==> design.v <==
`timescale 1ns/10ps
module DFF(clk, rst, D, Q);
input clk, rst;
input [17:0] D;
output reg [17:0] Q;
always @(posedge clk or posedge rst) begin
	if (rst) begin
	    Q <= 18'd0;
	end
	else begin
		Q <= D;
	end
end
endmodule
module FA(in1, in2, out);
input signed [15:0] in1;
input signed [17:0] in2;
output signed [17:0] out;
assign out = in1 + in2;
endmodule
`timescale 1ns/10ps
module SRRC(clk, rst, en, Din, Dout);
input clk, rst, en;
input [1:0] Din;
output [17:0] Dout;
wire signed [15:0] din;
wire signed [15:0] m [0:32];
wire [17:0] q [0:31]; 
wire [17:0] sum [0:31];
assign din = {Din, 14'd0};
assign m[0] = ~((din >>> 7) + (din >>> 9) + (din >>> 11)) + 1;
assign m[1] = ~((din >>> 8) + (din >>> 11) + (din >>> 13)) + 1;
assign m[2] = (din >>> 6) - (din >>> 8) - (din >>> 11) + (din >>> 14);
assign m[3] = (din >>> 6) + (din >>> 10) - (din >>> 12) - (din >>> 14);
assign m[4] = (din >>> 9) + (din >>> 12);
assign m[5] = ~((din >>> 6) + (din >>> 10) + (din >>> 12)) + 1;
assign m[6] = ~((din >>> 6) - (din >>> 9) + (din >>> 11) + (din >>> 14)) + 1;
assign m[7] = (din >>> 6) + (din >>> 9) - (din >>> 11) - (din >>> 13);
assign m[8] = (din >>> 4) - (din >>> 6) - (din >>> 8) + (din >>> 11) + (din >>> 14);
assign m[9] = (din >>> 6) - (din >>> 10) - (din >>> 13);
assign m[10] = ~((din >>> 4) + (din >>> 6) - (din >>> 10) - (din >>> 13)) + 1;
assign m[11] = ~((din >>> 3) + (din >>> 5) + (din >>> 9)) + 1;
assign m[12] = ~((din >>> 3) - (din >>> 6) - (din >>> 8) + (din >>> 13)) + 1;
assign m[13] = (din >>> 3) + (din >>> 5) + (din >>> 9) + (din >>> 11) - (din >>> 13);
assign m[14] = (din >>> 1) + (din >>> 4) + (din >>> 6) + (din >>> 9) - (din >>> 12) - (din >>> 14);
assign m[15] = din - (din >>> 5) + (din >>> 7) - (din >>> 9) - (din >>> 11) - (din >>> 13);
assign m[16] = din + (din >>> 3) + (din >>> 7) + (din >>> 9) - (din >>> 11);
assign m[17] = din - (din >>> 5) + (din >>> 7) - (din >>> 9) - (din >>> 11) - (din >>> 13);
assign m[18] = (din >>> 1) + (din >>> 4) + (din >>> 6) + (din >>> 9) - (din >>> 12) - (din >>> 14);
assign m[19] = (din >>> 3) + (din >>> 5) + (din >>> 9) + (din >>> 11) - (din >>> 13);
assign m[20] = ~((din >>> 3) - (din >>> 6) - (din >>> 8) + (din >>> 13)) + 1;
assign m[21] = ~((din >>> 3) + (din >>> 5) + (din >>> 9)) + 1;
assign m[22] = ~((din >>> 4) + (din >>> 6) - (din >>> 10) - (din >>> 13)) + 1;
assign m[23] = (din >>> 6) - (din >>> 10) - (din >>> 13);
assign m[24] = (din >>> 4) - (din >>> 6) - (din >>> 8) + (din >>> 11) + (din >>> 14);
assign m[25] = (din >>> 6) + (din >>> 9) - (din >>> 11) - (din >>> 13);
assign m[26] = ~((din >>> 6) - (din >>> 9) + (din >>> 11) + (din >>> 14)) + 1;
assign m[27] = ~((din >>> 6) + (din >>> 10) + (din >>> 12)) + 1;
assign m[28] = (din >>> 9) + (din >>> 12);
assign m[29] = (din >>> 6) + (din >>> 10) - (din >>> 12) - (din >>> 14);
assign m[30] = (din >>> 6) - (din >>> 8) - (din >>> 11) + (din >>> 14);
assign m[31] = ~((din >>> 8) + (din >>> 11) + (din >>> 13)) + 1;
assign m[32] = ~((din >>> 7) + (din >>> 9) + (din >>> 11)) + 1;
DFF u_DFF0 (.clk(clk), .rst(rst), .D(sum[1]), .Q(q[0]));
DFF u_DFF1 (.clk(clk), .rst(rst), .D(sum[2]), .Q(q[1]));
DFF u_DFF2 (.clk(clk), .rst(rst), .D(sum[3]), .Q(q[2]));
DFF u_DFF3 (.clk(clk), .rst(rst), .D(sum[4]), .Q(q[3]));
DFF u_DFF4 (.clk(clk), .rst(rst), .D(sum[5]), .Q(q[4]));
DFF u_DFF5 (.clk(clk), .rst(rst), .D(sum[6]), .Q(q[5]));
DFF u_DFF6 (.clk(clk), .rst(rst), .D(sum[7]), .Q(q[6]));
DFF u_DFF7 (.clk(clk), .rst(rst), .D(sum[8]), .Q(q[7]));
DFF u_DFF8 (.clk(clk), .rst(rst), .D(sum[9]), .Q(q[8]));
DFF u_DFF9 (.clk(clk), .rst(rst), .D(sum[10]), .Q(q[9]));
DFF u_DFF10 (.clk(clk), .rst(rst), .D(sum[11]), .Q(q[10]));
DFF u_DFF11 (.clk(clk), .rst(rst), .D(sum[12]), .Q(q[11]));
DFF u_DFF12 (.clk(clk), .rst(rst), .D(sum[13]), .Q(q[12]));
DFF u_DFF13 (.clk(clk), .rst(rst), .D(sum[14]), .Q(q[13]));
DFF u_DFF14 (.clk(clk), .rst(rst), .D(sum[15]), .Q(q[14]));
DFF u_DFF15 (.clk(clk), .rst(rst), .D(sum[16]), .Q(q[15]));
DFF u_DFF16 (.clk(clk), .rst(rst), .D(sum[17]), .Q(q[16]));
DFF u_DFF17 (.clk(clk), .rst(rst), .D(sum[18]), .Q(q[17]));
DFF u_DFF18 (.clk(clk), .rst(rst), .D(sum[19]), .Q(q[18]));
DFF u_DFF19 (.clk(clk), .rst(rst), .D(sum[20]), .Q(q[19]));
DFF u_DFF20 (.clk(clk), .rst(rst), .D(sum[21]), .Q(q[20]));
DFF u_DFF21 (.clk(clk), .rst(rst), .D(sum[22]), .Q(q[21]));
DFF u_DFF22 (.clk(clk), .rst(rst), .D(sum[23]), .Q(q[22]));
DFF u_DFF23 (.clk(clk), .rst(rst), .D(sum[24]), .Q(q[23]));
DFF u_DFF24 (.clk(clk), .rst(rst), .D(sum[25]), .Q(q[24]));
DFF u_DFF25 (.clk(clk), .rst(rst), .D(sum[26]), .Q(q[25]));
DFF u_DFF26 (.clk(clk), .rst(rst), .D(sum[27]), .Q(q[26]));
DFF u_DFF27 (.clk(clk), .rst(rst), .D(sum[28]), .Q(q[27]));
DFF u_DFF28 (.clk(clk), .rst(rst), .D(sum[29]), .Q(q[28]));
DFF u_DFF29 (.clk(clk), .rst(rst), .D(sum[30]), .Q(q[29]));
DFF u_DFF30 (.clk(clk), .rst(rst), .D(sum[31]), .Q(q[30]));
DFF u_DFF31 (.clk(clk), .rst(rst), .D({m[32][15], m[32][15], m[32]}), .Q(q[31]));
FA u_FA0 (.in1(m[0]), .in2(q[0]), .out(sum[0]));
FA u_FA1 (.in1(m[1]), .in2(q[1]), .out(sum[1]));
FA u_FA2 (.in1(m[2]), .in2(q[2]), .out(sum[2]));
FA u_FA3 (.in1(m[3]), .in2(q[3]), .out(sum[3]));
FA u_FA4 (.in1(m[4]), .in2(q[4]), .out(sum[4]));
FA u_FA5 (.in1(m[5]), .in2(q[5]), .out(sum[5]));
FA u_FA6 (.in1(m[6]), .in2(q[6]), .out(sum[6]));
FA u_FA7 (.in1(m[7]), .in2(q[7]), .out(sum[7]));
FA u_FA8 (.in1(m[8]), .in2(q[8]), .out(sum[8]));
FA u_FA9 (.in1(m[9]), .in2(q[9]), .out(sum[9]));
FA u_FA10 (.in1(m[10]), .in2(q[10]), .out(sum[10]));
FA u_FA11 (.in1(m[11]), .in2(q[11]), .out(sum[11]));
FA u_FA12 (.in1(m[12]), .in2(q[12]), .out(sum[12]));
FA u_FA13 (.in1(m[13]), .in2(q[13]), .out(sum[13]));
FA u_FA14 (.in1(m[14]), .in2(q[14]), .out(sum[14]));
FA u_FA15 (.in1(m[15]), .in2(q[15]), .out(sum[15]));
FA u_FA16 (.in1(m[16]), .in2(q[16]), .out(sum[16]));
FA u_FA17 (.in1(m[17]), .in2(q[17]), .out(sum[17]));
FA u_FA18 (.in1(m[18]), .in2(q[18]), .out(sum[18]));
FA u_FA19 (.in1(m[19]), .in2(q[19]), .out(sum[19]));
FA u_FA20 (.in1(m[20]), .in2(q[20]), .out(sum[20]));
FA u_FA21 (.in1(m[21]), .in2(q[21]), .out(sum[21]));
FA u_FA22 (.in1(m[22]), .in2(q[22]), .out(sum[22]));
FA u_FA23 (.in1(m[23]), .in2(q[23]), .out(sum[23]));
FA u_FA24 (.in1(m[24]), .in2(q[24]), .out(sum[24]));
FA u_FA25 (.in1(m[25]), .in2(q[25]), .out(sum[25]));
FA u_FA26 (.in1(m[26]), .in2(q[26]), .out(sum[26]));
FA u_FA27 (.in1(m[27]), .in2(q[27]), .out(sum[27]));
FA u_FA28 (.in1(m[28]), .in2(q[28]), .out(sum[28]));
FA u_FA29 (.in1(m[29]), .in2(q[29]), .out(sum[29]));
FA u_FA30 (.in1(m[30]), .in2(q[30]), .out(sum[30]));
FA u_FA31 (.in1(m[31]), .in2(q[31]), .out(sum[31]));
assign Dout = sum[0];
endmodule
module USI(clk, rst, en, lf_in, hf_out);
input clk, rst, en;
input [1:0] lf_in;
output reg [1:0] hf_out;
reg [1:0] switch;
always @(posedge clk or posedge rst) begin
	if (rst) begin
	    switch <= 2'd0;
	end
	else if(en) begin
		if(switch == 2'd3) begin
			switch <= 2'd0;
		end
		else begin
			switch <= switch + 2'd1;
		end
	end
	else begin
		switch <= switch;
	end
end
always @(posedge clk or posedge rst) begin
 	if (rst) begin
 	    hf_out <= 2'd0;
 	end
 	else if(en) begin
 		if(switch == 2'd2) begin
 			hf_out <= lf_in;
 		end
 		else begin
 			hf_out <= 2'd0;
 		end
 	end
 	else begin
 		hf_out <= hf_out;
 	end
 end 
endmodule
module SM(clk, rst, en, Din, I, Q);
input clk, rst, en;
input [1:0] Din;
output reg [1:0] I;
output reg [1:0] Q;
always @(posedge clk or posedge rst) begin
      if (rst) begin
          I <= 2'b00;
          Q <= 2'b00; 
      end
      else if(en) begin
            case(Din)
             0: begin
                  I <= 2'b01;
                  Q <= 2'b01;
             end
             1: begin
                  I <= 2'b01;
                  Q <= 2'b11;
             end
             2: begin
                  I <= 2'b11;
                  Q <= 2'b01;
             end
             3: begin
                  I <= 2'b11;
                  Q <= 2'b11;
             end
             default : begin
                  I <= I;
                  Q <= Q;
             end
            endcase
      end
      else begin
            I <= I;
            Q <= Q;
      end
end
endmodule
module SPC(clk, rst, en, Din, OUT);
input clk, rst, en;
input Din;
output reg [1:0] OUT;
reg swap;
always @(posedge clk or posedge rst) begin
	if (rst) begin
	    swap <= 1'd0;
	end
	else if(en) begin
		swap <= ~swap;
	end
	else begin
		swap <= swap;
	end
end
always @(posedge clk or posedge rst) begin
	if (rst) begin
	    OUT <= 2'd0;
	end
	else if(en) begin
		if(!swap) OUT[0] <= Din;
		else OUT <= (OUT << 1) | Din;
	end
	else begin
		OUT <= OUT;
	end
end
endmodule
`timescale 1ns/10ps
module QAM(clk, rst, en, Din, IFout);
input clk, rst, en;
input Din;
output reg signed [17:0] IFout;
wire [1:0] spc_out;
wire [1:0] sm_i;
wire [1:0] sm_q;
wire [1:0] lf_i;
wire [1:0] lf_q;
wire [1:0] usi_i;
wire [1:0] usi_q;
wire signed [17:0] srrc_i;
wire signed [17:0] srrc_q;
wire en0;
wire en1;
wire en2;
wire en3;
reg sm_ctrl;
reg [3:0] usi_ctrl;
reg [1:0] mix_cnt;
reg sync_i0, sync_i1, sync_q0, sync_q1;
reg ce2;
always @(posedge clk or posedge rst) begin
	if (rst) begin
	    ce2 <= 1'd0;
	end
	else begin
		ce2 <= ~ce2;
	end
end
assign en0 = en & ce2;
always @(posedge clk or posedge rst) begin
	if (rst) begin
	    sync_i0 <= 1'd0;
	    sync_q0 <= 1'd0; 
	end
	else begin
		sync_i0 <= sm_i[1];
		sync_q0 <= sm_q[1];
	end
end
always @(posedge clk or posedge rst) begin
	if (rst) begin
	    sync_i1 <= 1'd0;
	    sync_q1 <= 1'd0;
	end
	else begin
		sync_i1 <= sync_i0;
		sync_q1 <= sync_q0;
	end
end
always @(posedge clk or posedge rst) begin
	if (rst) begin
	    sm_ctrl <= 1'd0;
	end
	else if (ce2) begin
		sm_ctrl <= ~sm_ctrl;
	end
end
assign en1 = (sm_ctrl & ce2) ? 1'd1 : 1'd0;
always @(posedge clk or posedge rst) begin
	if (rst) begin
	    usi_ctrl <= 1'd0;
	end
	else if(en) begin
		if(usi_ctrl == 4'd8) usi_ctrl <= usi_ctrl;
		else usi_ctrl <= usi_ctrl + 4'd1;
	end
end
assign en2 = (usi_ctrl == 4'd8) ? 1'd1 : 1'd0;
assign en3 = 1'd1;
assign lf_i = {sync_i1, 1'd1};
assign lf_q = {sync_q1, 1'd1};
SPC u_SPC(.clk(clk),
	      .rst(rst),
	      .en(en0),
	      .Din(Din),
	      .OUT(spc_out)
	      );
SM u_SM(.clk(clk),
	    .rst(rst),
	    .en(en1),
	    .Din(spc_out),
	    .I(sm_i),
	    .Q(sm_q)
	    );
USI u_USI_i(.clk(clk),
	        .rst(rst),
	        .en(en2),
	        .lf_in(lf_i),
	        .hf_out(usi_i)
	        );
USI u_USI_q(.clk(clk),
	        .rst(rst),
	        .en(en2),
	        .lf_in(lf_q),
	        .hf_out(usi_q)
	        );
SRRC u_SRRC_i(.clk(clk),
	          .rst(rst),
	          .en(en3),
	          .Din(usi_i),
	          .Dout(srrc_i)
	          );
SRRC u_SRRC_q(.clk(clk),
	          .rst(rst),
	          .en(en3),
	          .Din(usi_q),
	          .Dout(srrc_q)
	          );
always @(posedge clk or posedge rst) begin
	if (rst) begin
	    mix_cnt <= 2'd0;
	end
	else if(en) begin
		if (mix_cnt == 2'd3) begin
			mix_cnt <= 2'd0;
		end
		else begin
			mix_cnt <= mix_cnt + 2'd1;
		end
	end
	else begin
		mix_cnt <= mix_cnt;
	end
end
always @(posedge clk or posedge rst) begin
	if (rst) begin
	    IFout <= 18'd0;
	end
	else if(en2) begin
		case(mix_cnt)
             3: begin
             	IFout <= srrc_i;
             end
             0: begin
             	IFout <= ~(srrc_q) + 18'd1;
             end
             1: begin
             	IFout <= ~(srrc_i) + 18'd1;
             end
             2: begin
             	IFout <= srrc_q;
             end
             default: begin
             	IFout <= IFout;
             end
		endcase
	end
	else begin
		IFout <= IFout;
	end
end
endmodule
==> config.mk <==
export PLATFORM = sky130hd
export DESIGN_NAME = QAM
export DESIGN_NICKNAME = QAM
export VERILOG_FILES = /design/flow/design.v
export SDC_FILE = /design/flow/constraint.sdc
export NUM_CORES = 4
export LEC_CHECK = 0
export ABC_AREA = 1
export CAP_MARGIN = 20
export CORE_ASPECT_RATIO = 0.5
export CORE_MARGIN = 2
export CORE_UTILIZATION = 72
export CTS_CLUSTER_DIAMETER = 90
export CTS_CLUSTER_SIZE = 94
export PLACE_DENSITY = 0.35
export SETUP_SLACK_MARGIN = 0.24
export SLEW_MARGIN = 40
==> constraint.sdc <==
create_clock -name core_clock -period 2.33 [get_ports {clk}]
set_input_delay 0.4660 -clock core_clock [delete_from_list [all_inputs] [get_ports {clk}]]
set_output_delay 0.4660 -clock core_clock [all_outputs]
set_load 0.01 [all_outputs]
==> run.sh <==
#!/bin/bash
# the make line also repeats each setting of config.mk as NAME=value (left out here)
make -C /OpenROAD-flow-scripts/flow DESIGN_CONFIG=/design/flow/config.mk WORK_HOME=/design/flow/orfs CLKGATE_MAP_FILE= finish
==> flow.log, run 1 <==
[flow] collecting metrics
[metrics] total cell area at the placement stage: 92760 sq um
[metrics] cell count listed in synth_stat.txt: 8069
[metrics] number of port buffers: 21
[metrics] Multiplexer share: less than 1%
[metrics] ranking of synthesized cells by area: sky130_fd_sc_hd__dfrtp_1 (39%), sky130_fd_sc_hd__ha_1 (18%), sky130_fd_sc_hd__xor2_1 (8.7%), sky130_fd_sc_hd__nand2_1 (7.6%), sky130_fd_sc_hd__a21oi_1 (6.6%)
[metrics] adder-cell share of the synthesized area: a little under 20%
[metrics] Final GP Congestion: 0.9490
[metrics] die boundary height: 230.6 um
[metrics] number of enable flip-flop cells: 0
[metrics] die area: 105400 sq um
[metrics] total I/O pin count: 22
[metrics] top_reg_cell synth: sky130_fd_sc_hd__dfrtp_1
[metrics] main combinational cell family by area after synthesis: adder cells
[metrics] Yosys top cell by area: sky130_fd_sc_hd__dfrtp_1
[metrics] per-instance average area after synthesis: 9.165 sq um
[metrics] Post-synth regs: between 1k and 1.5k
[metrics] Row Count: slightly above 80
[metrics] Post-Synth XOR/XNOR Area: 11.63%
[metrics] starting utilization of the core area: 72.37%
[metrics] simple-gate area share of the yosys netlist: 13.14%
[metrics] area share, top type: between 30 and 40%
[metrics] area fraction in compound gates: 12.95%
[metrics] run status: stopped before the end
[metrics] last flow stage reached: 4_1_cts
[metrics] Core Area: just over 100000 sq um
[metrics] share of the yosys chip area belonging to registers: 39.15%
[metrics] chip width: 457.2 um
[metrics] most common library cells after synthesis: sky130_fd_sc_hd__nand2_1 (1503), sky130_fd_sc_hd__dfrtp_1 (1157), sky130_fd_sc_hd__ha_1 (1041), sky130_fd_sc_hd__a21oi_1 (968), sky130_fd_sc_hd__xor2_1 (734)
[metrics] Post-Place Cells: 11.61k
[metrics] cell area after synthesis: 73950 sq um
[metrics] post-synthesis chip area from yosys: 73950 sq um
[metrics] synthesized net count: about 9.2k
[metrics] number of warnings issued by yosys: 6
[metrics] number of distinct library cells after synthesis: 51
[metrics] Post-Syn Instances: 8069
[metrics] most frequently used cell type in the post-synthesis netlist: sky130_fd_sc_hd__nand2_1
[metrics] proportion of register bits with asynchronous set or reset after synthesis: 100.0%
[metrics] DP HPWL: ~170 mm
[metrics] First Error: [ERROR DPL-0038] Utilization greater than 100%, impossible to legalize
==> per-stage QoR <==
stage / utilization (%) / worst slack, ps / TNS [ps]
3_5_place_dp: 90.77 / -1451 / -545820
3_3_place_gp: 90.77 / -1217 / -421120
2_1_floorplan: - / -14110 / -
==> inputs of run 2 (changes only) <==
- ABC_AREA: 1 -> unset
- CORE_ASPECT_RATIO: 0.5 -> unset
- CORE_UTILIZATION: 72 -> 70
- CTS_CLUSTER_DIAMETER: 90 -> unset
- CTS_CLUSTER_SIZE: 94 -> unset
- PLACE_DENSITY: 0.35 -> unset
- SETUP_SLACK_MARGIN: 0.24 -> 1.39
- SLEW_MARGIN: 40 -> 20
- clock period: 2.33 -> 5.0 ns (I/O delays scaled with it)
==> flow.log, run 2 <==
[report] extracting results
[metrics] run status: complete, no violations
[metrics] Setup crit start kind: flop
[metrics] per-instance average area after synthesis: 10.48 sq um (+14%)
[metrics] buffer depth of the longest clock path: 3
[metrics] Worst Path Required: 5660 ps
[metrics] Critical Path Start: u_USI_q.hf_out[0]
[metrics] main combinational cell family by area after synthesis: adder cells
[metrics] clock transition time at the flip-flop clock pins of the worst setup and hold paths: 60 ps
[metrics] share of the yosys chip area belonging to registers: 40.13% (+0.98 points)
[metrics] TNS Setup: 0 ps
[metrics] worst path arrival time: 4670 ps
[metrics] number of enable flip-flop cells: 0 (unchanged)
[metrics] number of port buffers: 21 (unchanged)
[metrics] number of hold buffers added after CTS: 0
[metrics] crit-path max cell delay: approximately 450 ps
[metrics] CTS Root Buffer Type: sky130_fd_sc_hd__clkbuf_16
[metrics] Post-Synth XOR/XNOR Area: 11.53% (-0.097 points)
[metrics] min cycle time layout: 4004 ps
[metrics] RSZ-0062 raised after global routing: yes
[metrics] worst hold endpoint: u_SRRC_q.u_DFF4.Q[1]
[metrics] chip width: 325.0 um (-29%)
[metrics] Initial DRC Count: 3679
[metrics] Hold Violations, Final: 0
[metrics] number of design rule violations left after detail routing: 0
[metrics] number of pins exceeding their max-slew limit in the final report: 0
[metrics] number of warnings issued by yosys: 6 (unchanged)
[metrics] CTS Sinks: roughly 1.2k
[metrics] Multiplexer share: 0.2601% (+0.24 points)
[metrics] Hold Path Cell Cnt: 0
[metrics] die boundary height: 325.0 um (+41%)
[metrics] reg-to-reg critical path startpoint: u_USI_q.hf_out[0]
[metrics] cell area after synthesis: 72140 sq um (-2.4%)
[metrics] Post-Syn Instances: 6881 (-15%)
[metrics] hold crit path type: reg -> reg
[metrics] number of search-and-repair iterations in the first detailed-routing pass: 5
[metrics] Post-synth regs: 1157 (unchanged)
[metrics] Core Area: 102000 sq um (-0.15%)
[metrics] worst setup path class: reg -> reg
[metrics] list of cells traversed by the critical path: buf_12, ha_1, inv_1, ha_4, inv_1, a211oi_1, buf_4, a21boi_0, o31ai_1, buf_4, ha_4, and4_1, nand2_1, nand2_1, a21oi_2, a211oi_2, a21o_1, a21oi_1, xnor2_1
[metrics] most frequently used cell type in the post-synthesis netlist: sky130_fd_sc_hd__dfrtp_1
[metrics] number of distinct library cells after synthesis: 93 (+82%)
[metrics] pin count of the biggest net entering global routing: 112
[metrics] clk latency late pin: 750 ps
[metrics] Yosys top cell by area: sky130_fd_sc_hd__dfrtp_1
[metrics] post-detailed-route via-to-cell ratio: 6.165
[metrics] post-route ant nets: 0
[metrics] adder-cell share of the synthesized area: 19.83% (+0.48 points)
[metrics] Fmax: approximately 250 MHz
[metrics] area fraction in compound gates: 15.27% (+2.3 points)
[metrics] H-tree levels: 4
[metrics] global-route wire length before repair: ~270 mm
[metrics] hold slack: 336.7 ps
[metrics] most common library cells after synthesis: sky130_fd_sc_hd__dfrtp_1 (1157), sky130_fd_sc_hd__ha_1 (1041), sky130_fd_sc_hd__xnor2_1 (743), sky130_fd_sc_hd__a21oi_1 (535), sky130_fd_sc_hd__nor2_1 (477)
[metrics] worst setup path endpoint: u_SRRC_q.u_DFF1.Q[17]
[metrics] top_reg_cell synth: sky130_fd_sc_hd__dfrtp_1
[metrics] Row Count: 117 (+41%)
[metrics] HP Start: u_SRRC_q.u_DFF5.Q[1]
[metrics] total I/O pin count: 22 (unchanged)
[metrics] ranking of synthesized cells by area: sky130_fd_sc_hd__dfrtp_1 (40%), sky130_fd_sc_hd__ha_1 (18%), sky130_fd_sc_hd__xnor2_1 (9.0%), sky130_fd_sc_hd__a21oi_1 (3.7%), sky130_fd_sc_hd__xor2_1 (2.5%)
[metrics] clock buffer count from CTS: approximately 130
[metrics] count of nets after finishing: 8480
[metrics] Setup Skew: roughly 22 ps
[metrics] Final Cycle Share: 80.08%
[metrics] fin util: 84.08%
[metrics] residual overflow from global routing: 0
[metrics] clock tree from TritonCTS: yes
[metrics] starting utilization of the core area: 70.71% (-1.7 points)
[metrics] proportion of register bits with asynchronous set or reset after synthesis: 100.0% (unchanged)
[metrics] Routed WL: 177.7 mm
[metrics] Max Fanout on Critical Path: 16
[metrics] cells on worst reg2reg path: 19
[metrics] simple-gate area share of the yosys netlist: 10.99% (-2.2 points)
[metrics] synthesized net count: 7990 (-13%)
[metrics] average routed wire per standard cell: 20.10 um
[metrics] DP HPWL: 106.6 mm (-38%)
[metrics] library cell contributing the largest single delay on the critical path: sky130_fd_sc_hd__dfrtp_2
[metrics] via count: 54.51k
[metrics] pre-CTS worst setup slack: 625.0 ps (+2076 ps)
[metrics] dominant delay contributor by cell family on the critical path: AND-OR/OR-AND gates
[metrics] Levels on crit path: 19
[metrics] maxcap violations: 0
[metrics] overall track demand over capacity in global routing: 30.67%
[metrics] antenna violations before repair: 1
[metrics] slew at the pin with the worst max-slew slack: 985.2 ps
[metrics] diodes inserted: 0
[metrics] cell count listed in synth_stat.txt: 6881 (-15%)
[metrics] post-synthesis chip area from yosys: 72140 sq um (-2.4%)
[metrics] endpoint of the lowest-slack register-to-register path: u_SRRC_q.u_DFF1.Q[17]
[metrics] tool warning count: between 60 and 70
[metrics] worst-case headroom to the max-slew limit: 34.08%
[metrics] Worst Setup End Kind: flop
[metrics] setup slack on the worst flop-to-flop path: 1000 ps
[metrics] number of buffers and inverters on the critical path: 5
[metrics] growth of design area from synthesis to finish: 18.91%
[metrics] die area: 105600 sq um (+0.19%)
[metrics] Final GP Congestion: 0.8954 (-5.6%)
[metrics] vias in the first global route: 54.24k
[metrics] area share, top type: 40.13% (+0.98 points)
[metrics] least setup slack across all paths after layout: 996.0 ps
[metrics] Finish-stage setup viols: 0
[run 2: area by class of cell]
class,count,area [sq um]
clock inverter,40,455.4
sequential,1157,28960
clock buffer,194,3965
inverter,349,1361
multi-input combinational,5345,45260
tap,1368,1712
fill,5545,16250
timing repair buffer,388,4070
[run 2: routing by layer]
layer / routed length, um / global-route usage [%] / share of wire (%)
met5: 0 / 0 / 0
met4: 8911 / 12.58 / 5.0
met3: 7164 / 3.793 / 4.0
met2: 88400 / 53.55 / 50
met1: 73210 / 38.70 / 41
[run 2: stage by stage]
stage / std cells / cell area (sq um)
4_1_cts: 8665 / 81830
6_report: 8841 / 85790
5_1_grt: 8841 / 85790
3_5_place_dp: 8337 / 74970
3_3_place_gp: 8337 / 74970
2_1_floorplan: 6881 / 72170
[run 2: timing repair]
action | CTS | global route
buffers inserted | 88 | 168
pin swaps | 90 | 314
resized | 304 | 556
endpoints found under the hold margin | 0 | 0
endpoints found under the setup margin | 333 | 229
gates cloned | 6 | 8
==> inputs of run 3 (changes only) <==
- CAP_MARGIN: 20 -> 5
- CELL_PAD_IN_SITES_DETAIL_PLACEMENT: unset -> 0
- CORE_ASPECT_RATIO: unset -> 0.89
- CORE_UTILIZATION: 70 -> 72
- MIN_ROUTING_LAYER: unset -> met1
- SETUP_SLACK_MARGIN: 1.39 -> -0.3
- clock period: 5.0 -> 3.11 ns (I/O delays scaled with it)
==> flow.log, run 3 <==
[flow] collecting metrics
[metrics] run status: stopped before the end
[metrics] last flow stage reached: 5_1_grt
[metrics] First Error: [ERROR GRT-0232] Routing congestion too high. Check the congestion heatmap in the GUI.
[metrics] Yosys top cell by area: sky130_fd_sc_hd__dfrtp_1
[metrics] top_reg_cell synth: sky130_fd_sc_hd__dfrtp_1
[metrics] H-tree levels: 3 (-1)
[metrics] CTS Sinks: 1157 (unchanged)
[metrics] per-instance average area after synthesis: 10.48 sq um (unchanged)
[metrics] die area: 102800 sq um (-2.7%)
[metrics] number of enable flip-flop cells: 0 (unchanged)
[metrics] number of hold buffers added after CTS: 0 (unchanged)
[metrics] starting utilization of the core area: 72.66% (+2.0 points)
[metrics] most frequently used cell type in the post-synthesis netlist: sky130_fd_sc_hd__dfrtp_1
[metrics] buffer depth of the longest clock path: 3 (unchanged)
[metrics] overall track demand over capacity in global routing: 107.7%
[metrics] adder-cell share of the synthesized area: 19.83% (unchanged)
[metrics] DP HPWL: 127.1 mm (+19%)
[metrics] simple-gate area share of the yosys netlist: 10.99% (unchanged)
[metrics] Post-Syn Instances: 6881 (unchanged)
[metrics] die boundary height: 302.6 um (-6.9%)
[metrics] Row Count: 109 (-6.8%)
[metrics] Core Area: 99290 sq um (-2.7%)
[metrics] synthesized net count: 7990 (unchanged)
[metrics] post-synthesis chip area from yosys: 72140 sq um (unchanged)
[metrics] ranking of synthesized cells by area: sky130_fd_sc_hd__dfrtp_1 (40%), sky130_fd_sc_hd__ha_1 (18%), sky130_fd_sc_hd__xnor2_1 (9.0%), sky130_fd_sc_hd__a21oi_1 (3.7%), sky130_fd_sc_hd__xor2_1 (2.5%)
[metrics] proportion of register bits with asynchronous set or reset after synthesis: 100.0% (unchanged)
[metrics] residual overflow from global routing: around 12k
[metrics] cell area after synthesis: 72140 sq um (unchanged)
[metrics] number of port buffers: 21 (unchanged)
[metrics] share of the yosys chip area belonging to registers: 40.13% (unchanged)
[metrics] CTS Root Buffer Type: sky130_fd_sc_hd__clkbuf_16
[metrics] Post-Synth XOR/XNOR Area: 11.53% (unchanged)
[metrics] chip width: 339.5 um (+4.5%)
[metrics] area share, top type: 40.13% (unchanged)
[metrics] most common library cells after synthesis: sky130_fd_sc_hd__dfrtp_1 (1157), sky130_fd_sc_hd__ha_1 (1041), sky130_fd_sc_hd__xnor2_1 (743), sky130_fd_sc_hd__a21oi_1 (535), sky130_fd_sc_hd__nor2_1 (477)
[metrics] number of distinct library cells after synthesis: 93 (unchanged)
[metrics] cell count listed in synth_stat.txt: 6881 (unchanged)
[metrics] Multiplexer share: 0.2601% (unchanged)
[metrics] main combinational cell family by area after synthesis: adder cells
[metrics] total I/O pin count: 22 (unchanged)
[metrics] number of warnings issued by yosys: 6 (unchanged)
[metrics] Final GP Congestion: 0.8971 (+0.19%)
[metrics] area fraction in compound gates: 15.27% (unchanged)
[metrics] Post-synth regs: 1157 (unchanged)
[metrics] clock buffer count from CTS: 118 (-9.2%)
run 3: layer usage:
metal  GRT usage (%)  overflow
met5           52.13        20
met4           123.9      2450
met3           80.61       129
met2           146.0      9566
met1           91.33       112
run 3: per-stage QoR:
stage	area [sq um]	worst slack, ps	hold slack (ps)	cells	setup TNS [ps]
after floorplan	72170	-13490	331.2	6881	-
after global placement	84760	-509.1	331.5	9592	-86260
after detailed placement	84760	-739.9	334.7	9592	-133400
after CTS	91880	-476.5	183.4	9888	-69890
run 3: repair_timing:
item / CTS
pin swaps: 164
endpoints found under the setup margin: 276
cloned: 6
gates resized: 491
buffers inserted: 82
hold endpoints to repair: 0
==> inputs of run 4 (changes only) <==
- CAP_MARGIN: 5 -> 20
- CELL_PAD_IN_SITES_DETAIL_PLACEMENT: 0 -> 1
- CELL_PAD_IN_SITES_GLOBAL_PLACEMENT: unset -> 3
- CORE_ASPECT_RATIO: 0.89 -> 0.78
- CORE_UTILIZATION: 72 -> 17
- CTS_CLUSTER_SIZE: unset -> 22
- GPL_ROUTABILITY_DRIVEN: unset -> 1
- HOLD_SLACK_MARGIN: unset -> 0.02
- MAX_ROUTING_LAYER: unset -> met5
- MIN_ROUTING_LAYER: met1 -> met2
- PLACE_DENSITY: unset -> 0.42
- SETUP_SLACK_MARGIN: -0.3 -> 0.53
- SLEW_MARGIN: 20 -> 25
- TNS_END_PERCENT: unset -> 25
- clock period: 3.11 -> 2.59 ns (I/O delays scaled with it)
==> flow.log, run 4 <==
[report] extracting results
[metrics] starting utilization of the core area: 17.06% (-56 points)
[metrics] post-route design area: 115700 sq um
[metrics] Worst Path Required: 3350 ps
[metrics] clock tree from TritonCTS: yes
[metrics] per-instance average area after synthesis: 10.48 sq um (unchanged)
[metrics] met1 Use GR: 0%
[metrics] adder-cell share of the synthesized area: 19.83% (unchanged)
[metrics] reasons for failing layout checks: setup timing
[metrics] Multiplexer share: 0.2601% (unchanged)
[metrics] endpoint of the lowest-slack register-to-register path: IFout[17]
[metrics] worst setup path class: reg -> reg
[metrics] Final GP Congestion: 0.7913 (-12%)
[metrics] global routing usage on met3: 28.28%
[metrics] clk latency late pin: 880 ps
[metrics] Post-synth regs: 1157 (unchanged)
[metrics] most common library cells after synthesis: sky130_fd_sc_hd__dfrtp_1 (1157), sky130_fd_sc_hd__ha_1 (1041), sky130_fd_sc_hd__xnor2_1 (743), sky130_fd_sc_hd__a21oi_1 (535), sky130_fd_sc_hd__nor2_1 (477)
[metrics] list of cells traversed by the critical path: inv_4, buf_6, ha_4, buf_12, buf_12, buf_12, ha_4, a21oi_4, o211ai_1, buf_4, buf_4, nor3_1, o21ai_1, xor2_2, buf_4, mux2i_4, nor4b_4, xor2_1, o21ai_1, a22o_1
[metrics] number of pins exceeding their max-slew limit in the final report: 0
[metrics] main combinational cell family by area after synthesis: adder cells
[metrics] crit-path max cell delay: 410 ps
[metrics] hold crit path type: in -> async
[metrics] Worst Setup End Kind: flop
[metrics] total I/O pin count: 22 (unchanged)
[metrics] number of distinct library cells after synthesis: 93 (unchanged)
[metrics] fillcell total: approximately 47k
[metrics] Setup Skew: 82.32 ps
[metrics] number of warnings issued by yosys: 6 (unchanged)
[metrics] number of design rule violations left after detail routing: 0
[metrics] die area: 429600 sq um (+320%)
[metrics] area fraction in compound gates: 15.27% (unchanged)
[metrics] global-route wire length before repair: 399.4 mm
[metrics] count of nets after finishing: roughly 11k
[metrics] least setup slack across all paths after layout: -1227 ps
[metrics] pin count of the biggest net entering global routing: 88
[metrics] Levels on crit path: 20
[metrics] overall track demand over capacity in global routing: 17.90%
[metrics] Setup crit start kind: flop
[metrics] H-tree levels: 4 (+1)
[metrics] Yosys top cell by area: sky130_fd_sc_hd__dfrtp_1
[metrics] cells on worst reg2reg path: 20
[metrics] Post-Place Cells: 14.83k (+55%)
[metrics] worst path arrival time: 4580 ps
[metrics] post-route ant nets: 0
[metrics] most frequently used cell type in the post-synthesis netlist: sky130_fd_sc_hd__dfrtp_1
[metrics] clock buffer count from CTS: 167 (+42%)
[metrics] storage element area: 28960 sq um
[metrics] number of search-and-repair iterations in the first detailed-routing pass: 5
[metrics] worst setup path endpoint: IFout[17]
[metrics] CTS Root Buffer Type: sky130_fd_sc_hd__clkbuf_16
[metrics] tool warning count: 59
[metrics] dominant delay contributor by cell family on the critical path: buffers and inverters
[metrics] chip width: 741.6 um (+120%)
[metrics] fin util: 27.35%
[metrics] synthesized net count: 7990 (unchanged)
[metrics] top_reg_cell synth: sky130_fd_sc_hd__dfrtp_1
[metrics] proportion of register bits with asynchronous set or reset after synthesis: 100.0% (unchanged)
[metrics] die boundary height: 579.3 um (+91%)
[metrics] min cycle time layout: between 3000 and 4000 ps
[metrics] number of enable flip-flop cells: 0 (unchanged)
[metrics] Critical Path Start: u_USI_i.hf_out[0]
[metrics] worst-case headroom to the max-slew limit: 52.60%
[metrics] global-route track usage on met2: 18.81%
[metrics] Core Area: 422900 sq um (+330%)
[metrics] Final Cycle Share: 147.4%
[metrics] cell count listed in synth_stat.txt: 6881 (unchanged)
[metrics] vias in the first global route: 104.9k
[metrics] setup slack on the worst flop-to-flop path: -1230 ps
[metrics] area share, top type: 40.13% (unchanged)
[metrics] ranking of synthesized cells by area: sky130_fd_sc_hd__dfrtp_1 (40%), sky130_fd_sc_hd__ha_1 (18%), sky130_fd_sc_hd__xnor2_1 (9.0%), sky130_fd_sc_hd__a21oi_1 (3.7%), sky130_fd_sc_hd__xor2_1 (2.5%)
[metrics] total cell area at the placement stage: 97270 sq um (+15%)
[metrics] Post-Synth XOR/XNOR Area: 11.53% (unchanged)
[metrics] simple-gate area share of the yosys netlist: 10.99% (unchanged)
[metrics] RSZ-0062 raised after global routing: yes
[metrics] post-synthesis chip area from yosys: 72140 sq um (unchanged)
[metrics] antenna violations before repair: 1
[metrics] via count: 85.65k
[metrics] reg-to-reg critical path startpoint: u_USI_i.hf_out[0]
[metrics] CTS Sinks: 1157 (unchanged)
[metrics] Fmax: 262.0 MHz
[metrics] residual overflow from global routing: 0
[metrics] post-detailed-route via-to-cell ratio: 5.498
[metrics] Initial DRC Count: around 4.6k
[metrics] Finish-stage setup viols: between 700 and 800
[metrics] run status: complete, but fails checks
[metrics] Hold Violations, Final: 0
[metrics] share of the yosys chip area belonging to registers: 40.13% (unchanged)
[metrics] Post-Syn Instances: 6881 (unchanged)
[metrics] clock transition time at the flip-flop clock pins of the worst setup and hold paths: roughly 70 ps
[metrics] maxcap violations: 0
[metrics] slew at the pin with the worst max-slew slack: 711.0 ps
[metrics] growth of design area from synthesis to finish: 60.35%
[metrics] most used routing layer: met3
[metrics] DP HPWL: 185.5 mm (+46%)
[metrics] average routed wire per standard cell: 16.70 um
[metrics] buffer depth of the longest clock path: 4 (+1)
[metrics] cell area after synthesis: 72140 sq um (unchanged)
[metrics] library cell contributing the largest single delay on the critical path: sky130_fd_sc_hd__dfrtp_2
[metrics] Routed WL: 260.1 mm
[metrics] TNS Setup: -444090 ps
[metrics] non-filler cells in the finished layout: 15.58k
[metrics] number of buffers and inverters on the critical path: 8
[metrics] number of port buffers: 21 (unchanged)
[metrics] area used by multi-input combinational logic: 49730 sq um
[metrics] Row Count: 211 (+94%)
[metrics] Max Fanout on Critical Path: 6
==> run 4: through the flow <==
step	hold WS, ps	worst slack, ps
after CTS	39.30	-1109
after detailed placement	335.6	-1691
after global routing	80.73	-1378
final	83.50	-1227
after global placement	331.1	-1640
after floorplan	331.2	-13900
==> run 4: cell type report <==
class	instances	share of cell area [%]
Tap cell	5644	6.105
Inverter	349	1.166
Clock buffer	243	4.229
Timing Repair Buffer	2784	19.94
Clock inverter	54	0.5311
Sequential cell	1157	25.03
Antenna cell	3	0.006490
Multi-Input combinational cell	5345	42.99
==> run 4: repair_timing <==
item / 4_1_cts / 5_1_grt
gates resized: 1081 / 797
hold buffers: 0 / 0
cloned: 6 / 3
buffers inserted: 242 / 201
pin swaps: 566 / 598
setup endpoints to repair: 928 / 940
==> run 4: per-layer routing <==
layer  share of wire, %  up-vias
met4                2.4       27
met1                  0    31940
li1                   -    30260
met5               0.52        -
met2                 50    22840
met3                 47      576
==> inputs of run 5 (changes only) <==
- CELL_PAD_IN_SITES_DETAIL_PLACEMENT: 1 -> unset
- CELL_PAD_IN_SITES_GLOBAL_PLACEMENT: 3 -> unset
- CORE_ASPECT_RATIO: 0.78 -> unset
- CORE_MARGIN: 2 -> 9
- CORE_UTILIZATION: 17 -> 51
- CTS_CLUSTER_DIAMETER: unset -> 228
- CTS_CLUSTER_SIZE: 22 -> unset
- GPL_ROUTABILITY_DRIVEN: 1 -> 0
- HOLD_SLACK_MARGIN: 0.02 -> unset
- MAX_ROUTING_LAYER: met5 -> met4
- PLACE_DENSITY: 0.42 -> unset
- PLACE_DENSITY_LB_ADDON: unset -> 0.29
- SETUP_SLACK_MARGIN: 0.53 -> unset
- SLEW_MARGIN: 25 -> 20
- TNS_END_PERCENT: 25 -> unset
- clock period: 2.59 -> 7.66 ns (I/O delays scaled with it)
==> flow.log, run 5 <==
[report] extracting results
[metrics] simple-gate area share of the yosys netlist: 10.99% (unchanged)
[metrics] main combinational cell family by area after synthesis: adder cells
[metrics] worst setup path class: reg -> reg
[metrics] number of search-and-repair iterations in the first detailed-routing pass: 55 (+50)
[metrics] H-tree levels: 4 (unchanged)
[metrics] area fraction in compound gates: 15.27% (unchanged)
[metrics] Row Count: 137 (-35%)
[metrics] tool warning count: 66 (+12%)
[metrics] Hold Violations, Final: 0 (unchanged)
[metrics] Levels on crit path: 16 (-20%)
[metrics] starting utilization of the core area: 51.51% (+34 points)
[metrics] Multiplexer share: 0.2601% (unchanged)
[metrics] crit-path max cell delay: 650 ps (+240 ps)
[metrics] Post-synth regs: 1157 (unchanged)
[metrics] worst path arrival time: 6560 ps (+1980 ps)
[metrics] post-cts resize count: 0 (-100%)
[metrics] die boundary height: 394.1 um (-32%)
[metrics] number of buffers and inverters on the critical path: 5 (-3)
[metrics] global-route wire length before repair: 254.7 mm (-36%)
[metrics] run status: complete, but fails checks
[metrics] Fmax: 170.8 MHz (-35%)
[metrics] post-detailed-route via-to-cell ratio: 7.875 (+43%)
[metrics] chip width: 394.1 um (-47%)
[metrics] Initial DRC Count: 10.50k (+130%)
[metrics] hold slack: 344.4 ps (+260.9 ps)
[metrics] hold crit path type: reg -> reg
[metrics] growth of design area from synthesis to finish: 10.44%
[metrics] Core Area: 140000 sq um (-67%)
[metrics] Finish-stage setup viols: 0 (-100%)
[metrics] residual overflow from global routing: 0 (unchanged)
[metrics] die area: 155300 sq um (-64%)
[metrics] antenna violations before repair: 1 (unchanged)
[metrics] DP HPWL: 103.0 mm (-44%)
[metrics] min cycle time layout: 5856 ps (+2039 ps)
[metrics] fin util: 56.89% (+30 points)
[metrics] number of distinct library cells after synthesis: 93 (unchanged)
[metrics] proportion of register bits with asynchronous set or reset after synthesis: 100.0% (unchanged)
[metrics] pin count of the biggest net entering global routing: 179 (+100%)
[metrics] maxcap violations: 0 (unchanged)
[metrics] clk latency late pin: 790 ps (-90 ps)
[metrics] TNS Setup: 0 ps (+444090 ps)
[metrics] cell area after synthesis: 72140 sq um (unchanged)
[metrics] clock transition time at the flip-flop clock pins of the worst setup and hold paths: 60 ps (about the same)
[metrics] Routed WL: 152.3 mm (-41%)
[metrics] list of cells traversed by the critical path: inv_1, ha_4, nor2_4, buf_4, inv_1, ha_1, xnor2_1, inv_1, buf_4, ha_1, or3_1, a211oi_1, nor2_1, a211o_1, a21oi_1, xnor2_1
[metrics] area share, top type: 40.13% (unchanged)
[metrics] CTS Root Buffer Type: sky130_fd_sc_hd__clkbuf_16
[metrics] number of warnings issued by yosys: 6 (unchanged)
[metrics] cell count listed in synth_stat.txt: 6881 (unchanged)
[metrics] adder-cell share of the synthesized area: 19.83% (unchanged)
[metrics] clock buffer count from CTS: 135 (-19%)
[metrics] reg-to-reg critical path startpoint: u_USI_i.hf_out[1]
[metrics] post-synthesis chip area from yosys: 72140 sq um (unchanged)
[metrics] number of design rule violations left after detail routing: 1 (+1)
[metrics] CP dominant cell by count: sky130_fd_sc_hd__inv_1
[metrics] worst hold endpoint: u_SRRC_i.u_DFF3.Q[0]
[metrics] total I/O pin count: 22 (unchanged)
[metrics] ranking of synthesized cells by area: sky130_fd_sc_hd__dfrtp_1 (40%), sky130_fd_sc_hd__ha_1 (18%), sky130_fd_sc_hd__xnor2_1 (9.0%), sky130_fd_sc_hd__a21oi_1 (3.7%), sky130_fd_sc_hd__xor2_1 (2.5%)
[metrics] most common library cells after synthesis: sky130_fd_sc_hd__dfrtp_1 (1157), sky130_fd_sc_hd__ha_1 (1041), sky130_fd_sc_hd__xnor2_1 (743), sky130_fd_sc_hd__a21oi_1 (535), sky130_fd_sc_hd__nor2_1 (477)
[metrics] Post-CTS Repair Setup Buffers: 0 (-100%)
[metrics] vias in the first global route: 77.35k (-26%)
[metrics] fillcell total: 11.86k (-75%)
[metrics] Yosys top cell by area: sky130_fd_sc_hd__dfrtp_1
[metrics] clock tree from TritonCTS: yes
[metrics] share of the yosys chip area belonging to registers: 40.13% (unchanged)
[metrics] number of pins exceeding their max-slew limit in the final report: 0 (unchanged)
[metrics] Setup Skew: 34.72 ps (-47.60 ps)
[metrics] worst-case headroom to the max-slew limit: 20.83% (-32 points)
[metrics] Post-Syn Instances: 6881 (unchanged)
[metrics] post-route ant nets: 0 (unchanged)
[metrics] number of hold buffers added after CTS: 0 (unchanged)
[metrics] Final Cycle Share: 76.44% (-71 points)
[metrics] worst setup path endpoint: u_SRRC_i.u_DFF6.Q[17]
[metrics] HP Start: u_SRRC_i.u_DFF4.Q[0]
[metrics] Hold Path Cell Cnt: 0
[metrics] cells on worst reg2reg path: 16 (-20%)
[metrics] endpoint of the lowest-slack register-to-register path: u_SRRC_i.u_DFF6.Q[17]
[metrics] synthesized net count: 7990 (unchanged)
[metrics] number of port buffers: 21 (unchanged)
[metrics] CTS Sinks: 1157 (unchanged)
[metrics] average routed wire per standard cell: 16.86 um (+0.96%)
[metrics] library cell contributing the largest single delay on the critical path: sky130_fd_sc_hd__xnor2_1
[metrics] Critical Path Start: u_USI_i.hf_out[1]
[metrics] Setup crit start kind: flop
[metrics] count of nets after finishing: 8162 (-25%)
[metrics] dominant delay contributor by cell family on the critical path: buffers and inverters
[metrics] Max Fanout on Critical Path: 48 (+42)
[metrics] Worst Path Required: 8360 ps (+5010 ps)
[metrics] reasons for failing layout checks: DRC
[metrics] overall track demand over capacity in global routing: 30.09% (+12 points)
[metrics] buffer depth of the longest clock path: 3 (-1)
[metrics] top_reg_cell synth: sky130_fd_sc_hd__dfrtp_1
[metrics] Post-Synth XOR/XNOR Area: 11.53% (unchanged)
[metrics] Worst Setup End Kind: flop
[metrics] RSZ-0062 raised after global routing: no
[metrics] most frequently used cell type in the post-synthesis netlist: sky130_fd_sc_hd__dfrtp_1
[metrics] slew at the pin with the worst max-slew slack: 1175 ps (+464.2 ps)
[metrics] per-instance average area after synthesis: 10.48 sq um (unchanged)
[metrics] setup slack on the worst flop-to-flop path: 1800 ps (+3030 ps)
[metrics] number of enable flip-flop cells: 0 (unchanged)
[metrics] via count: 71.15k (-17%)
run 5: metrics by stage:
step	cells	instance area, sq um	setup slack, ps
final	9035	79670	1804
after global routing	9035	79670	1447
after CTS	9028	79600	2021
after detailed placement	8790	75090	2055
after global placement	8790	75090	2185
after floorplan	6881	72150	-9846
run 5: final cells by class:
cell class,instances,area [sq um],share of cell area (%)
multi-input cells,5345,41870,52.55
flip-flops and latches,1157,28960,36.35
clock buffers,190,3964,4.975
well taps,1876,2347,2.946
inverters,349,1314,1.649
repair buffers,65,664.4,0.8339
clock inverters,48,548.0,0.6878
diodes,5,12.51,0.01570
run 5: routing by layer:
layer,track usage (%),part of all wire (%)
met5,-,0
met4,5.874,7.8
met3,38.72,39
met2,35.02,53
met1,-,0
==> inputs of run 6 (changes only) <==
- CORE_MARGIN: 9 -> 2
- CORE_UTILIZATION: 51 -> 40
- MAX_ROUTING_LAYER: met4 -> unset
- MIN_ROUTING_LAYER: met2 -> unset
- PLACE_DENSITY_LB_ADDON: 0.29 -> unset
- clock period: 7.66 -> 5.0 ns (I/O delays scaled with it)
==> flow.log, run 6 <==
[report] extracting results
[metrics] run status: complete, no violations
[metrics] starting utilization of the core area: 40.35% (-11 points)
[metrics] number of distinct library cells after synthesis: 93 (unchanged)
[metrics] pin count of the biggest net entering global routing: 107 (-40%)
[metrics] average routed wire per standard cell: 15.46 um (-8.3%)
[metrics] worst-case headroom to the max-slew limit: 33.13% (+12 points)
[metrics] proportion of register bits with asynchronous set or reset after synthesis: 100.0% (unchanged)
[metrics] cells on worst reg2reg path: 14 (-2)
[metrics] Post-Synth XOR/XNOR Area: 11.53% (unchanged)
[metrics] chip width: 428.7 um (+8.8%)
[metrics] post-route ant nets: 0 (unchanged)
[metrics] most frequently used cell type in the post-synthesis netlist: sky130_fd_sc_hd__dfrtp_1
[metrics] slew at the pin with the worst max-slew slack: 1003 ps (-172.1 ps)
[metrics] H-tree levels: 4 (unchanged)
[metrics] post-synthesis chip area from yosys: 72140 sq um (unchanged)
[metrics] Setup Skew: 33.95 ps (-0.7676 ps)
[metrics] list of cells traversed by the critical path: buf_4, ha_1, inv_1, ha_1, inv_1, a211oi_1, mux2_2, ha_1, or3_1, o31ai_1, nor2_1, a2111o_1, a21oi_1, xnor2_1
[metrics] CP dominant cell by count: sky130_fd_sc_hd__ha_1
[metrics] top_reg_cell synth: sky130_fd_sc_hd__dfrtp_1
[metrics] reg-to-reg critical path startpoint: u_USI_i.hf_out[1]
[metrics] clock transition time at the flip-flop clock pins of the worst setup and hold paths: 60 ps (about the same)
[metrics] library cell contributing the largest single delay on the critical path: sky130_fd_sc_hd__buf_4
[metrics] most common library cells after synthesis: sky130_fd_sc_hd__dfrtp_1 (1157), sky130_fd_sc_hd__ha_1 (1041), sky130_fd_sc_hd__xnor2_1 (743), sky130_fd_sc_hd__a21oi_1 (535), sky130_fd_sc_hd__nor2_1 (477)
[metrics] tool warning count: 60 (-9.1%)
[metrics] number of pins exceeding their max-slew limit in the final report: 0 (unchanged)
[metrics] number of hold buffers added after CTS: 0 (unchanged)
[metrics] RSZ-0062 raised after global routing: no
[metrics] adder-cell share of the synthesized area: 19.83% (unchanged)
[metrics] worst hold endpoint: u_SRRC_i.u_DFF15.Q[1]
[metrics] DP HPWL: 105.7 mm (+2.6%)
[metrics] cell count listed in synth_stat.txt: 6881 (unchanged)
[metrics] setup slack on the worst flop-to-flop path: 520 ps (-1280 ps)
[metrics] Post-CTS Repair Setup Buffers: 0 (unchanged)
[metrics] Core Area: 178800 sq um (+28%)
[metrics] clock buffer count from CTS: 134 (-0.74%)
[metrics] Levels on crit path: 14 (-2)
[metrics] die boundary height: 428.7 um (+8.8%)
[metrics] synthesized net count: 7990 (unchanged)
[metrics] simple-gate area share of the yosys netlist: 10.99% (unchanged)
[metrics] CTS Root Buffer Type: sky130_fd_sc_hd__clkbuf_16
[metrics] ranking of synthesized cells by area: sky130_fd_sc_hd__dfrtp_1 (40%), sky130_fd_sc_hd__ha_1 (18%), sky130_fd_sc_hd__xnor2_1 (9.0%), sky130_fd_sc_hd__a21oi_1 (3.7%), sky130_fd_sc_hd__xor2_1 (2.5%)
[metrics] vias in the first global route: 51.17k (-34%)
[metrics] antenna violations before repair: 2 (+1)
[metrics] number of search-and-repair iterations in the first detailed-routing pass: 8 (-85%)
[metrics] hold slack: 345.9 ps (+1.478 ps)
[metrics] growth of design area from synthesis to finish: 11.95%
[metrics] clock tree from TritonCTS: yes
[metrics] main combinational cell family by area after synthesis: adder cells
[metrics] post-cts resize count: 0 (unchanged)
[metrics] Finish-stage setup viols: 0 (unchanged)
[metrics] dominant delay contributor by cell family on the critical path: AND-OR/OR-AND gates
[metrics] count of nets after finishing: 8215 (+0.65%)
[metrics] Yosys top cell by area: sky130_fd_sc_hd__dfrtp_1
[metrics] diodes inserted: 0 (-5)
[metrics] Critical Path Start: u_USI_i.hf_out[1]
[metrics] HP Start: u_SRRC_i.u_DFF16.Q[1]
[metrics] post-detailed-route via-to-cell ratio: 5.251 (-33%)
[metrics] endpoint of the lowest-slack register-to-register path: u_SRRC_i.u_DFF1.Q[16]
[metrics] fin util: 45.17% (-12 points)
[metrics] Fmax: 223.3 MHz (+31%)
[metrics] area share, top type: 40.13% (unchanged)
[metrics] Setup crit start kind: flop
[metrics] Initial DRC Count: 2358 (-78%)
[metrics] worst setup path endpoint: u_SRRC_i.u_DFF1.Q[16]
[metrics] clk latency late pin: 770 ps (-20 ps)
[metrics] global-route wire length before repair: 251.6 mm (-1.2%)
[metrics] least setup slack across all paths after layout: 520.7 ps (-1284 ps)
[metrics] share of the yosys chip area belonging to registers: 40.13% (unchanged)
[metrics] via count: 50.20k (-29%)
[metrics] number of warnings issued by yosys: 6 (unchanged)
[metrics] per-instance average area after synthesis: 10.48 sq um (unchanged)
[metrics] TNS Setup: 0 ps (unchanged)
[metrics] Hold Path Cell Cnt: 0 (unchanged)
[metrics] number of port buffers: 21 (unchanged)
[metrics] Post-synth regs: 1157 (unchanged)
[metrics] number of enable flip-flop cells: 0 (unchanged)
[metrics] Routed WL: 147.8 mm (-3.0%)
[metrics] Hold Violations, Final: 0 (unchanged)
[metrics] total I/O pin count: 22 (unchanged)
[metrics] cell area after synthesis: 72140 sq um (unchanged)
[metrics] worst path arrival time: 5150 ps (-1410 ps)
[metrics] Worst Setup End Kind: flop
[metrics] min cycle time layout: 4479 ps (-1376 ps)
[metrics] hold crit path type: reg -> reg
[metrics] pre-CTS worst setup slack: 378.1 ps (-1677 ps)
[metrics] crit-path max cell delay: 540 ps (-110 ps)
[metrics] number of buffers and inverters on the critical path: 3 (-2)
[metrics] die area: 183800 sq um (+18%)
[metrics] Post-Syn Instances: 6881 (unchanged)
[metrics] worst setup path class: reg -> reg
[metrics] Row Count: 155 (+13%)
[metrics] overall track demand over capacity in global routing: 16.28% (-14 points)
[metrics] buffer depth of the longest clock path: 3 (unchanged)
[metrics] Final Cycle Share: 89.59% (+13 points)
[metrics] CTS Sinks: 1157 (unchanged)
[metrics] Worst Path Required: 5670 ps (-2690 ps)
[metrics] residual overflow from global routing: 0 (unchanged)
[metrics] maxcap violations: 0 (unchanged)
[metrics] number of design rule violations left after detail routing: 0 (-1)
[metrics] Max Fanout on Critical Path: 45 (-6.3%)
[metrics] Multiplexer share: 0.2601% (unchanged)
[metrics] area fraction in compound gates: 15.27% (unchanged)
## run 6: layout make-up
class / instances / area [sq um]
clock buffers: 201 / 4023
flip-flops and latches: 1157 / 28960
repair buffers: 119 / 1221
inverters: 349 / 1314
multi-input cells: 5345 / 41840
fillers: 16500 / 98040
well taps: 2355 / 2947
clock inverters: 35 / 459.2
## run 6: stage by stage
| step | area (sq um) | cells |
|---|---|---|
| floorplan | 72190 | 6881 |
| global placement | 76280 | 9325 |
| detailed placement | 76280 | 9325 |
| CTS | 80770 | 9561 |
| global route | 80770 | 9561 |
| finish | 80770 | 9561 |
## run 6: routing by layer
layer / up-vias / global-route usage (%) / share of wire [%]
met3: 195 / 2.324 / 3.0
met5: - / 0 / 0
met1: 24340 / 21.87 / 48
met2: 549 / 27.50 / 47
li1: 25120 / - / -
met4: 0 / 4.130 / 2.1
==> inputs of run 7 (changes only) <==
- CORE_UTILIZATION: 40 -> 72
- CTS_CLUSTER_DIAMETER: 228 -> unset
- CTS_CLUSTER_SIZE: unset -> 70
- GPL_ROUTABILITY_DRIVEN: 0 -> unset
- PLACE_DENSITY: unset -> 0.64
- SETUP_SLACK_MARGIN: unset -> 1.08
- clock period: 5.0 -> 3.72 ns (I/O delays scaled with it)
==> flow.log, run 7 <==
[report] extracting results
[metrics] buffer depth of the longest clock path: 3 (unchanged)
[metrics] fin util: 91.47% (+46 points)
[metrics] reasons for failing layout checks: setup timing
[metrics] Yosys top cell by area: sky130_fd_sc_hd__dfrtp_1
[metrics] post-route ant nets: 0 (unchanged)
[metrics] number of distinct library cells after synthesis: 93 (unchanged)
[metrics] global-route wire length before repair: 292.2 mm (+16%)
[metrics] hold crit path type: reg -> reg
[metrics] growth of design area from synthesis to finish: 26.42%
[metrics] reg-to-reg critical path startpoint: u_USI_i.hf_out[1]
[metrics] top_reg_cell synth: sky130_fd_sc_hd__dfrtp_1
[metrics] dominant delay contributor by cell family on the critical path: simple AND/OR/NAND/NOR gates
[metrics] number of search-and-repair iterations in the first detailed-routing pass: 9 (+1)
[metrics] CTS Root Buffer Type: sky130_fd_sc_hd__clkbuf_16
[metrics] Worst Setup End Kind: flop
[metrics] number of enable flip-flop cells: 0 (unchanged)
[metrics] chip width: 320.5 um (-25%)
[metrics] synthesized net count: 7990 (unchanged)
[metrics] worst path arrival time: 4580 ps (-570 ps)
[metrics] most common library cells after synthesis: sky130_fd_sc_hd__dfrtp_1 (1157), sky130_fd_sc_hd__ha_1 (1041), sky130_fd_sc_hd__xnor2_1 (743), sky130_fd_sc_hd__a21oi_1 (535), sky130_fd_sc_hd__nor2_1 (477)
[metrics] Setup crit start kind: flop
[metrics] CTS Sinks: 1157 (unchanged)
[metrics] vias in the first global route: 59.21k (+16%)
[metrics] post-synthesis chip area from yosys: 72140 sq um (unchanged)
[metrics] number of design rule violations left after detail routing: 0 (unchanged)
[metrics] endpoint of the lowest-slack register-to-register path: u_SRRC_i.u_DFF7.Q[16]
[metrics] number of pins exceeding their max-slew limit in the final report: 0 (unchanged)
[metrics] via count: 61.78k (+23%)
[metrics] cell count listed in synth_stat.txt: 6881 (unchanged)
[metrics] clock tree from TritonCTS: yes
[metrics] share of the yosys chip area belonging to registers: 40.13% (unchanged)
[metrics] min cycle time layout: 3868 ps (-611.7 ps)
[metrics] Worst Path Required: 4430 ps (-1240 ps)
[metrics] die area: 102700 sq um (-44%)
[metrics] worst setup path endpoint: u_SRRC_i.u_DFF7.Q[16]
[metrics] Critical Path Start: u_USI_i.hf_out[1]
[metrics] maxcap violations: 0 (unchanged)
[metrics] total I/O pin count: 22 (unchanged)
[metrics] Initial DRC Count: 5260 (+120%)
[metrics] Hold Path Cell Cnt: 0 (unchanged)
[metrics] Levels on crit path: 18 (+4)
[metrics] Routed WL: 226.9 mm (+54%)
[metrics] run status: complete, but fails checks
[metrics] number of port buffers: 21 (unchanged)
[metrics] least setup slack across all paths after layout: -147.5 ps (-668.3 ps)
[metrics] Post-Syn Instances: 6881 (unchanged)
[metrics] library cell contributing the largest single delay on the critical path: sky130_fd_sc_hd__dfrtp_2
[metrics] adder-cell share of the synthesized area: 19.83% (unchanged)
[metrics] ranking of synthesized cells by area: sky130_fd_sc_hd__dfrtp_1 (40%), sky130_fd_sc_hd__ha_1 (18%), sky130_fd_sc_hd__xnor2_1 (9.0%), sky130_fd_sc_hd__a21oi_1 (3.7%), sky130_fd_sc_hd__xor2_1 (2.5%)
[metrics] non-filler cells in the finished layout: 9277 (-3.0%)
[metrics] count of nets after finishing: 8992 (+9.5%)
[metrics] setup slack on the worst flop-to-flop path: -150 ps (-670 ps)
[metrics] Post-Place Cells: 8723 (-6.5%)
[metrics] clk latency late pin: 790 ps (+20 ps)
[metrics] Post-Synth XOR/XNOR Area: 11.53% (unchanged)
[metrics] post-detailed-route via-to-cell ratio: 6.660 (+27%)
[metrics] Core Area: 99710 sq um (-44%)
[metrics] residual overflow from global routing: 0 (unchanged)
[metrics] overall track demand over capacity in global routing: 35.11% (+19 points)
[metrics] Max Fanout on Critical Path: 6 (-87%)
[metrics] clock transition time at the flip-flop clock pins of the worst setup and hold paths: 70 ps (about the same)
[metrics] Multiplexer share: 0.2601% (unchanged)
[metrics] H-tree levels: 4 (unchanged)
[metrics] simple-gate area share of the yosys netlist: 10.99% (unchanged)
[metrics] Hold Violations, Final: 0 (unchanged)
[metrics] list of cells traversed by the critical path: clkinvlp_4, buf_12, ha_4, nor2_4, buf_4, buf_6, buf_12, ha_4, ha_1, nor3_1, o21ai_0, nand2_1, ha_1, and2_4, a22o_4, or3_4, a21oi_4, xnor2_2
[metrics] area share, top type: 40.13% (unchanged)
[metrics] pin count of the biggest net entering global routing: 117 (+9.3%)
[metrics] TNS Setup: -1032 ps (-1032 ps)
[metrics] Final GP Congestion: 0.8781
[metrics] starting utilization of the core area: 72.35% (+32 points)
[metrics] area fraction in compound gates: 15.27% (unchanged)
[metrics] cells on worst reg2reg path: 18 (+4)
[metrics] main combinational cell family by area after synthesis: adder cells
[metrics] number of warnings issued by yosys: 6 (unchanged)
[metrics] Final Cycle Share: 104.0% (+14 points)
[metrics] RSZ-0062 raised after global routing: yes
[metrics] Post-synth regs: 1157 (unchanged)
[metrics] number of buffers and inverters on the critical path: 5 (+2)
[metrics] Setup Skew: 28.70 ps (-5.251 ps)
[metrics] worst-case headroom to the max-slew limit: 48.02% (+15 points)
[metrics] cell area after synthesis: 72140 sq um (unchanged)
[metrics] Row Count: 116 (-25%)
[metrics] worst hold endpoint: u_SRRC_q.u_DFF26.Q[1]
[metrics] HP Start: u_SRRC_q.u_DFF27.Q[1]
[metrics] clock buffer count from CTS: 130 (-3.0%)
[metrics] number of hold buffers added after CTS: 0 (unchanged)
[metrics] most frequently used cell type in the post-synthesis netlist: sky130_fd_sc_hd__dfrtp_1
[metrics] crit-path max cell delay: 440 ps (-100 ps)
[metrics] tool warning count: 67 (+12%)
[metrics] slew at the pin with the worst max-slew slack: 778.1 ps (-225.0 ps)
[metrics] Finish-stage setup viols: 24 (+24)
[metrics] average routed wire per standard cell: 24.46 um (+58%)
[metrics] antenna violations before repair: 4 (+2)
[metrics] per-instance average area after synthesis: 10.48 sq um (unchanged)
[metrics] Fmax: 258.6 MHz (+16%)
[metrics] worst setup path class: reg -> reg
[metrics] DP HPWL: 115.7 mm (+9.4%)
[metrics] proportion of register bits with asynchronous set or reset after synthesis: 100.0% (unchanged)
[metrics] die boundary height: 320.5 um (-25%)
run 7: final cells by class:
type                    instances  area [sq um]
flip-flops and latches       1157         28960
inverters                     349          1348
repair buffers                899          8148
repair inverters                1         11.26
multi-input cells            5345         46730
clock buffers                 193          3899
well taps                    1298          1624
diodes                          2         5.005
fillers                      3673          8508
clock inverters                33         481.7
run 7: timing repair:
item	CTS	global route
endpoints found under the setup margin	682	721
pin swaps	184	535
gates cloned	6	8
gates resized	349	799
buffers inserted	138	174
run 7: routing by layer:
metal | global-route usage, % | wire length (um)
met1 | 41.29 | 80610
met2 | 62.03 | 110300
met3 | 4.527 | 16110
met4 | 19.89 | 19880
met5 | 0 | 37
run 7: stage by stage:
step	area [sq um]	setup slack, ps	hold slack (ps)
finish	91200	-147.5	347.1
global route	91200	-228.1	353.3
CTS	85860	99.18	347.5
detailed placement	78510	-259.4	334.7
global placement	78510	-164.2	333.7
floorplan	72170	-13000	331.2
